==> run a: inputs <==
==> flow/design.v <==
module alu #(
    parameter INST_W = 4,
    parameter INT_W  = 6,
    parameter FRAC_W = 10,
    parameter DATA_W = INT_W + FRAC_W
)(
    input                      i_clk,
    input                      i_rst_n,
    input                      i_in_valid,
    output                     o_busy,
    input         [INST_W-1:0] i_inst,
    input  signed [DATA_W-1:0] i_data_a,
    input  signed [DATA_W-1:0] i_data_b,
    output                     o_out_valid,
    output        [DATA_W-1:0] o_data
);
localparam IDLE = 3'b000;
localparam INPUT = 3'b001;
localparam COMPUTE = 3'b010;
localparam TEMP = 3'b011; 
localparam OUTPUT = 3'b100;
reg o_busy_in ;
reg out_valid_in;
reg signed [DATA_W-1:0] i_A, i_B, nxt_i_A, nxt_i_B;
reg [INST_W-1:0] inst, nxt_inst;
reg signed [DATA_W-1:0] out1, nxt_out1;
reg [2:0] state, nxt_state;
reg       busy, nxt_busy;
reg       valid, nxt_valid;
reg signed [DATA_W:0] add, sub;
reg signed [2*DATA_W-1 :0] mul, nxt_mul;
reg signed [22:0] mul_part, sat_mul;
reg signed [22:0] round_mul;
reg signed  [2*DATA_W - 1:0] left, part_left;
reg [DATA_W - 1:0] revermatch; 
reg signed [DATA_W+3:0] data_acc [0:DATA_W-1], nxt_data_acc [0:DATA_W-1];
reg signed [20:0] temp_data_acc;
wire [3:0] index ;
reg flag ;
reg signed [15:0] mul_temp;
reg signed [45:0] soft_mul;
reg signed [15:0] soft_test;
reg signed [15:0] soft_neg; 
reg [15:0] val16;
reg [7:0] val8;
reg [3:0] val4;
reg [4:0] result;
assign o_data = out1;
assign index  = i_A[3:0];  
assign o_busy = o_busy_in;
assign o_out_valid = out_valid_in;
always @(*) begin
    if (state == COMPUTE) begin
        flag = 1'b1;
    end
    else flag = 1'b0;
end
always @(*) begin
    case (state)
        IDLE:begin
            nxt_state = INPUT;
        end 
        INPUT:begin
            if (i_in_valid) begin
                nxt_state = COMPUTE;
            end
            else nxt_state = state;
        end
        COMPUTE:begin
            nxt_state = TEMP;
        end
        TEMP:begin
            nxt_state = OUTPUT;
        end
        OUTPUT:begin
            nxt_state = IDLE;
        end
        default: nxt_state = state;
    endcase
end
always @(*) begin
    case (state)
        INPUT:begin
        if (i_in_valid) begin
            nxt_i_A = i_data_a;
            nxt_i_B = i_data_b;
            nxt_inst = i_inst;
        end
        else begin
            nxt_i_A = i_A;
            nxt_i_B = i_B;
            nxt_inst = inst;
        end
        end 
        default: begin
            nxt_i_A = i_A;
            nxt_i_B = i_B;
            nxt_inst = inst;
        end
    endcase
end
always @(*) begin
    if (state == OUTPUT) begin
        out_valid_in = 1'b1;  
    end
    else out_valid_in = 1'b0;  
end
always @(*) begin
    if (state == INPUT) begin
        o_busy_in = 1'b0;
    end
    else o_busy_in = 1'b1;
end
integer i;
always @(*) begin
    for(i=0;i<DATA_W;i=i+1)begin
    nxt_data_acc[i] = data_acc[i];
    end
    add = 0; sub = 0; mul = 0; mul_part = 0; round_mul = 0; sat_mul = 0;
    temp_data_acc = 0; soft_mul = 0; soft_test = 0; soft_neg = 0;
    left = 0; part_left = 0; result = 0; val16 = 0; val8 = 0; val4 = 0;
    case (inst)
        0: begin
            add = i_A + i_B;
            nxt_out1 = (!add[DATA_W] && add[DATA_W - 1]) ? 16'b0111_1111_1111_1111 :
                      (add[DATA_W] && !add[DATA_W - 1]) ? 16'b1000_0000_0000_0000 : add[DATA_W-1:0];
        end
        1:begin
            sub = i_A - i_B;
            nxt_out1 = (!sub[DATA_W] && sub[DATA_W - 1]) ?  16'b0111_1111_1111_1111 : 
                      (sub[DATA_W] && !sub[DATA_W - 1]) ?  16'b1000_0000_0000_0000 : sub[DATA_W-1:0];
        end
        2:begin
            mul = i_A*i_B;  
            mul_part = mul[2*DATA_W-1:9]; 
            if(mul_part[0] == 1'b1)begin
                round_mul = mul_part + 1'b1;
            end
            else begin
                round_mul = mul_part ;
            end
            sat_mul = (!round_mul[22] && (round_mul[21:11]> 11'b000_0001_1111)) ? 23'b011_1111_1111_1111_1111_1111 :  
                      (round_mul[22]  && (round_mul[21:11]< 11'b111_1110_0000)) ? 23'b100_0000_0000_0000_0000_0000 : round_mul;
            if ((sat_mul == 23'b011_1111_1111_1111_1111_1111) || (sat_mul == 23'b100_0000_0000_0000_0000_0000)) begin
                nxt_out1 = sat_mul[22:7];
            end
            else nxt_out1 = sat_mul[16:1];
        end
        3:begin
            if (flag == 1'b1) begin
            temp_data_acc = data_acc[index] + i_B;
            nxt_data_acc[index] = temp_data_acc[19:0]; 
            end
            else nxt_data_acc[index] = data_acc[index];
            nxt_out1 = (!data_acc[index][DATA_W+3] && (data_acc[index][19:10]>10'b00_0001_1111))? 16'b0111_1111_1111_1111 :
                       (data_acc[index][DATA_W+3]  && (data_acc[index][19:10]<10'b11_1110_0000)) ? 16'b1000_0000_0000_0000 : data_acc[index][DATA_W-1:0];
        end
        4:begin  
            if(!i_A[DATA_W-1] &&  i_A[14:10]>=5'b00010) soft_mul = {6'b0,i_A,24'b0};  
            else if (!i_A[DATA_W-1] && i_A[15:10]>=5'b0) begin   
                    soft_mul = ((i_A<<<1'b1) + 16'b0000_1000_0000_0000)*(30'b000000_01010101010101_0101_010101);
            end
            else if (i_A[15:10] == 6'b111111) begin    
                soft_test = i_A + 16'b0000_1000_0000_0000;
                soft_mul = (soft_test)*(30'b000000_01010101010101_0101_010101);
            end
            else if (i_A[15:10] == 6'b111110) begin
                soft_neg = (i_A<<<1'b1) + 16'b0001_0100_0000_0000;
                soft_mul = soft_neg*(30'b000000_000111000111000111_000111);
            end
            else if (i_A[15:10] == 6'b111101) begin
                soft_neg = (i_A + 16'b0000_1100_0000_0000);
                soft_mul = soft_neg*(30'b000000_000111000111000111_000111);
            end
            else soft_mul = 46'b0;
            nxt_out1 = ((soft_mul != 46'b01_1111_1111_1111_1111_1111_1111_1111_1111_1111_1111_1111) || (soft_mul != 46'b10_0000_0000_0000_0000_0000_0000_0000_0000_0000_0000_0000)) && (soft_mul[23] == 1'b1)?
                      soft_mul[DATA_W+23:24] + 1'b1:
                      ((soft_mul != 46'b01_1111_1111_1111_1111_1111_1111_1111_1111_1111_1111_1111) || (soft_mul != 46'b10_0000_0000_0000_0000_0000_0000_0000_0000_0000_0000_0000)) && (soft_mul[23] == 1'b0)?
                      soft_mul[DATA_W+23:24]:soft_mul[39:24];
        end
        5:begin   
            nxt_out1 = i_A ^ i_B;
        end
        6:begin   
            nxt_out1 = i_A >>> i_B;
        end
        7:begin   
            left = {i_A,i_A};
            part_left = left << i_B;
            nxt_out1 = part_left[2*DATA_W-1:DATA_W];
        end
        8:begin   
            result[4] = (i_A[15:0] == 16'b0) ? 1 : 0;
            val16     = (result[4]) ? 16'b1111_1111_1111_1111 : i_A;
            result[3] = (val16[15:8] == 8'b0) ? 1 : 0;
            val8      = (result[3]) ? val16[7:0] : val16[15:8];
            result[2] = (val8[7:4] == 4'b0) ? 1 : 0;
            val4      = (result[2]) ? val8[3:0] : val8[7:4];
            result[1] = (val4[3:2] == 2'b0) ? 1 : 0;
            result[0] = (result[1]) ? ~val4[1] : ~val4[3];
            nxt_out1 = {11'b0,result};
        end
        9:begin   
            nxt_out1[0] = (i_A[3:0] == i_B[15:12])  ? 1'b1 : 1'b0;
            nxt_out1[1] = (i_A[4:1] == i_B[14:11])  ? 1'b1 : 1'b0;
            nxt_out1[2] = (i_A[5:2] == i_B[13:10])  ? 1'b1 : 1'b0;
            nxt_out1[3] = (i_A[6:3] == i_B[12:9])   ? 1'b1 : 1'b0;
            nxt_out1[4] = (i_A[7:4] == i_B[11:8])   ? 1'b1 : 1'b0;
            nxt_out1[5] = (i_A[8:5] == i_B[10:7])   ? 1'b1 : 1'b0;
            nxt_out1[6] = (i_A[9:6] == i_B[9:6])    ? 1'b1 : 1'b0;
            nxt_out1[7] = (i_A[10:7] == i_B[8:5])   ? 1'b1 : 1'b0;
            nxt_out1[8] = (i_A[11:8] == i_B[7:4])   ? 1'b1 : 1'b0;
            nxt_out1[9] = (i_A[12:9] == i_B[6:3])   ? 1'b1 : 1'b0;
            nxt_out1[10] = (i_A[13:10] == i_B[5:2]) ? 1'b1 : 1'b0;
            nxt_out1[11] = (i_A[14:11] == i_B[4:1]) ? 1'b1 : 1'b0;
            nxt_out1[12] = (i_A[15:12] == i_B[3:0]) ? 1'b1 : 1'b0;
            nxt_out1[15:13] = 3'b000;
            end
        default: begin 
            nxt_out1 = out1;
        end
    endcase
end
    always @(posedge i_clk or negedge i_rst_n) begin
        if (!i_rst_n) begin
            out1 <= 0;
            i_A <= 0;
            i_B <= 0;
            state <= 0;
            inst <= 0;
            for ( i=0 ;i<DATA_W ;i=i+1) begin
                data_acc[i] <= 0;
            end
        end
        else begin
            out1 <= nxt_out1;
            i_A <= nxt_i_A;
            i_B <= nxt_i_B;
            state <= nxt_state;
            inst <= nxt_inst;
            for ( i=0 ;i<DATA_W ;i=i+1) begin
                data_acc[i] <= nxt_data_acc[i];
            end
        end
    end
endmodule
==> flow/run.sh <==
#!/bin/bash
# the make line also repeats each setting of config.mk as NAME=value (left out here)
make -C /OpenROAD-flow-scripts/flow DESIGN_CONFIG=/design/flow/config.mk WORK_HOME=/design/flow/orfs CLKGATE_MAP_FILE= finish
==> flow/config.mk <==
export PLATFORM = sky130hd
export DESIGN_NAME = alu
export DESIGN_NICKNAME = alu
export VERILOG_FILES = /design/flow/design.v
export SDC_FILE = /design/flow/constraint.sdc
export NUM_CORES = 4
export LEC_CHECK = 0
export ABC_AREA = 1
export CAP_MARGIN = 0
export CORE_MARGIN = 2
export CORE_UTILIZATION = 71
export CTS_CLUSTER_DIAMETER = 236
export SLEW_MARGIN = 20
==> flow/constraint.sdc <==
create_clock -name core_clock -period 8.03 [get_ports {i_clk}]
set_input_delay 1.6060 -clock core_clock [delete_from_list [all_inputs] [get_ports {i_clk}]]
set_output_delay 1.6060 -clock core_clock [all_outputs]
set_load 0.01 [all_outputs]
==> run b: changes against run a <==
Settings changed: CAP_MARGIN 0 to 5, CTS_CLUSTER_DIAMETER 236 to 245, SETUP_SLACK_MARGIN set to -0.43.
==> flow/constraint.sdc (replaced) <==
create_clock -name core_clock -period 7.72 [get_ports {i_clk}]
set_input_delay 1.5440 -clock core_clock [delete_from_list [all_inputs] [get_ports {i_clk}]]
set_output_delay 1.5440 -clock core_clock [all_outputs]
set_load 0.01 [all_outputs]
==> run c: changes against run a <==
Settings changed: ABC_AREA 1 to not set, CAP_MARGIN 0 to 20, CORE_UTILIZATION 71 to 40, CTS_CLUSTER_DIAMETER 236 to not set.
==> flow/constraint.sdc (replaced) <==
create_clock -name core_clock -period 10.0 [get_ports {i_clk}]
set_input_delay 2.0000 -clock core_clock [delete_from_list [all_inputs] [get_ports {i_clk}]]
set_output_delay 2.0000 -clock core_clock [all_outputs]
set_load 0.01 [all_outputs]
==> notes <==
Run b reached the layout checks and failed them: setup timing. Run c produced a clean layout. Run a went through all stages and came out clean. Non-clock buffer count, highest first: run b, run a, run c. Die size: run c is larger than run b (56%). Between run c and run b, the lower design area is in run c (gap about 12%, measured against run b).

========
==> inputs of maple <==
Starts from the design.v that is shown in full above.
make LEC_CHECK=0 CAP_MARGIN=10 CORE_MARGIN=2 CORE_UTILIZATION=72 CTS_CLUSTER_SIZE=97 SLEW_MARGIN=20 TNS_END_PERCENT=5 finish   # period 5.36 ns
run.sh (not shown) runs the stock make flow with config.mk's settings and CLKGATE_MAP_FILE=.
==> inputs of tundra, as changes to maple <==
==> flow/config.mk (replaced) <==
export PLATFORM = sky130hd
export DESIGN_NAME = alu
export DESIGN_NICKNAME = alu
export VERILOG_FILES = /design/flow/design.v
export SDC_FILE = /design/flow/constraint.sdc
export NUM_CORES = 4
export LEC_CHECK = 0
export CAP_MARGIN = 20
export CORE_MARGIN = 2
export CORE_UTILIZATION = 72
export HOLD_SLACK_MARGIN = -0.09
export SETUP_SLACK_MARGIN = -0.11
export SLEW_MARGIN = 20
==> flow/constraint.sdc (replaced) <==
create_clock -name core_clock -period 7.82 [get_ports {i_clk}]
set_input_delay 1.5640 -clock core_clock [delete_from_list [all_inputs] [get_ports {i_clk}]]
set_output_delay 1.5640 -clock core_clock [all_outputs]
set_load 0.01 [all_outputs]
==> inputs of onyx, as changes to maple <==
==> flow/config.mk (replaced) <==
export PLATFORM = sky130hd
export DESIGN_NAME = alu
export DESIGN_NICKNAME = alu
export VERILOG_FILES = /design/flow/design.v
export SDC_FILE = /design/flow/constraint.sdc
export NUM_CORES = 4
export LEC_CHECK = 0
export CAP_MARGIN = 20
export CORE_MARGIN = 2
export CORE_UTILIZATION = 40
export SLEW_MARGIN = 20
==> flow/constraint.sdc (replaced) <==
create_clock -name core_clock -period 9.5 [get_ports {i_clk}]
set_input_delay 1.9000 -clock core_clock [delete_from_list [all_inputs] [get_ports {i_clk}]]
set_output_delay 1.9000 -clock core_clock [all_outputs]
set_load 0.01 [all_outputs]
==> run summary <==
Status: failed layout checks
SO Faults: setup timing
Post-Place Worst Slack: -607.1 ps
Endpoints failing setup: 16
All-layer global routing usage: 53.50%
Dpl cells: 6633
Remaining Overflow, GRT: 0
CTS Buf Count: 42
Area post-placement: 53120 um^2
Final setup margin: -545.2 ps
Core box area: 65860 um^2
DIE WIDTH: 261.9 um
Die area: 68590 um^2
Row count: 94
-- figures above: tundra

==> run summary <==
Status: no timing/DRC/antenna violations
Row count: 126
Remaining Overflow, GRT: 0
Area post-placement: 50630 um^2
All-layer global routing usage: 27.22%
Die area: 122500 um^2
Endpoints failing setup: 0
DIE WIDTH: 350.0 um
Dpl cells: 6932
-- figures above: onyx

==> run summary <==
Area post-placement: 56530 um^2
CTS Buf Count: 39
Row count: 94
Status: did not finish
Stop Error: [ERROR GRT-0116] Global routing finished with congestion. Check the congestion regions in the DRC Viewer.
Die area: 68590 um^2
Core box area: 65860 um^2
Remaining Overflow, GRT: 153
DIE WIDTH: 261.9 um
Last flow stage reached: global routing (5_1_grt)
-- figures above: maple


========
==> inputs of cedar <==
// alu: RTL as listed in full above, without the edits since
make LEC_CHECK=0 ABC_AREA=1 CAP_MARGIN=20 CORE_MARGIN=2 CORE_UTILIZATION=72 CTS_CLUSTER_DIAMETER=200 CTS_CLUSTER_SIZE=15 PLACE_DENSITY=0.42 SETUP_SLACK_MARGIN=0.67 SLEW_MARGIN=20 finish   # period 2.75 ns
==> harbor: changes against cedar <==
- CAP_MARGIN: 20 -> 5
- CORE_UTILIZATION: 72 -> 71
- CTS_CLUSTER_DIAMETER: 200 -> 306
- CTS_CLUSTER_SIZE: 15 -> default
- PLACE_DENSITY: 0.42 -> default
- SETUP_SLACK_MARGIN: 0.67 -> -0.43
==> flow/constraint.sdc (replaced) <==
create_clock -name core_clock -period 7.72 [get_ports {i_clk}]
set_input_delay 1.5440 -clock core_clock [delete_from_list [all_inputs] [get_ports {i_clk}]]
set_output_delay 1.5440 -clock core_clock [all_outputs]
set_load 0.01 [all_outputs]
==> nickel: changes against cedar <==
- ABC_AREA: 1 -> default
- CORE_UTILIZATION: 72 -> 59
- CTS_CLUSTER_DIAMETER: 200 -> default
- CTS_CLUSTER_SIZE: 15 -> default
- PLACE_DENSITY: 0.42 -> default
- SETUP_SLACK_MARGIN: 0.67 -> 1.62
==> flow/constraint.sdc (replaced) <==
create_clock -name core_clock -period 6.74 [get_ports {i_clk}]
set_input_delay 1.3480 -clock core_clock [delete_from_list [all_inputs] [get_ports {i_clk}]]
set_output_delay 1.3480 -clock core_clock [all_outputs]
set_load 0.01 [all_outputs]
==> comparison table <==
| quantity | nickel | cedar | harbor |
|---|---|---|---|
| Outcome | finished with violations | did not finish | finished with violations |
| Last stage reached | - | 5_1_grt | - |
| Reasons for failing layout checks | negative setup slack | - | negative setup slack |
| Category of the critical setup timing path | flop to flop | - | flop to flop |
| Fraction of area in non-clock buffers | 15.08% | - | 4.758% |
| CTS tree | built | - | built |
| Top-count cell post-synth | sky130_fd_sc_hd__inv_1 | sky130_fd_sc_hd__nand2_1 | sky130_fd_sc_hd__nand2_1 |
| Routed wire length | 179800 um | - | 192000 um |
| Total instance count after detailed placement | 7116 | 9822 | 8675 |
| Placement Setup Slack | -1.489 ns | -4.993 ns | -0.1668 ns |
| Synthesis-to-finish area growth | 29.07% | - | 8.687% |
| Combinational share of cell area | 60.27% | - | 65.52% |
| Count of placed standard cells in the final layout, fillers left out | 7414 | - | 8751 |
| Inverter count | 771 | - | 1467 |
| # diodes | 1 | - | 4 |
| Final Util | 76.86% | - | 77.75% |
| Critical Path End | out1[13] | - | out1[3] |
| Standard cell area after detailed placement | 0.05586 sq mm | 0.06802 sq mm | 0.05747 sq mm |
| Portion of netlist area occupied by mux cells | 1.340% | 0.09227% | 0.09227% |
| Worst path slowest cell | sky130_fd_sc_hd__dfrtp_2 | - | sky130_fd_sc_hd__fa_1 |
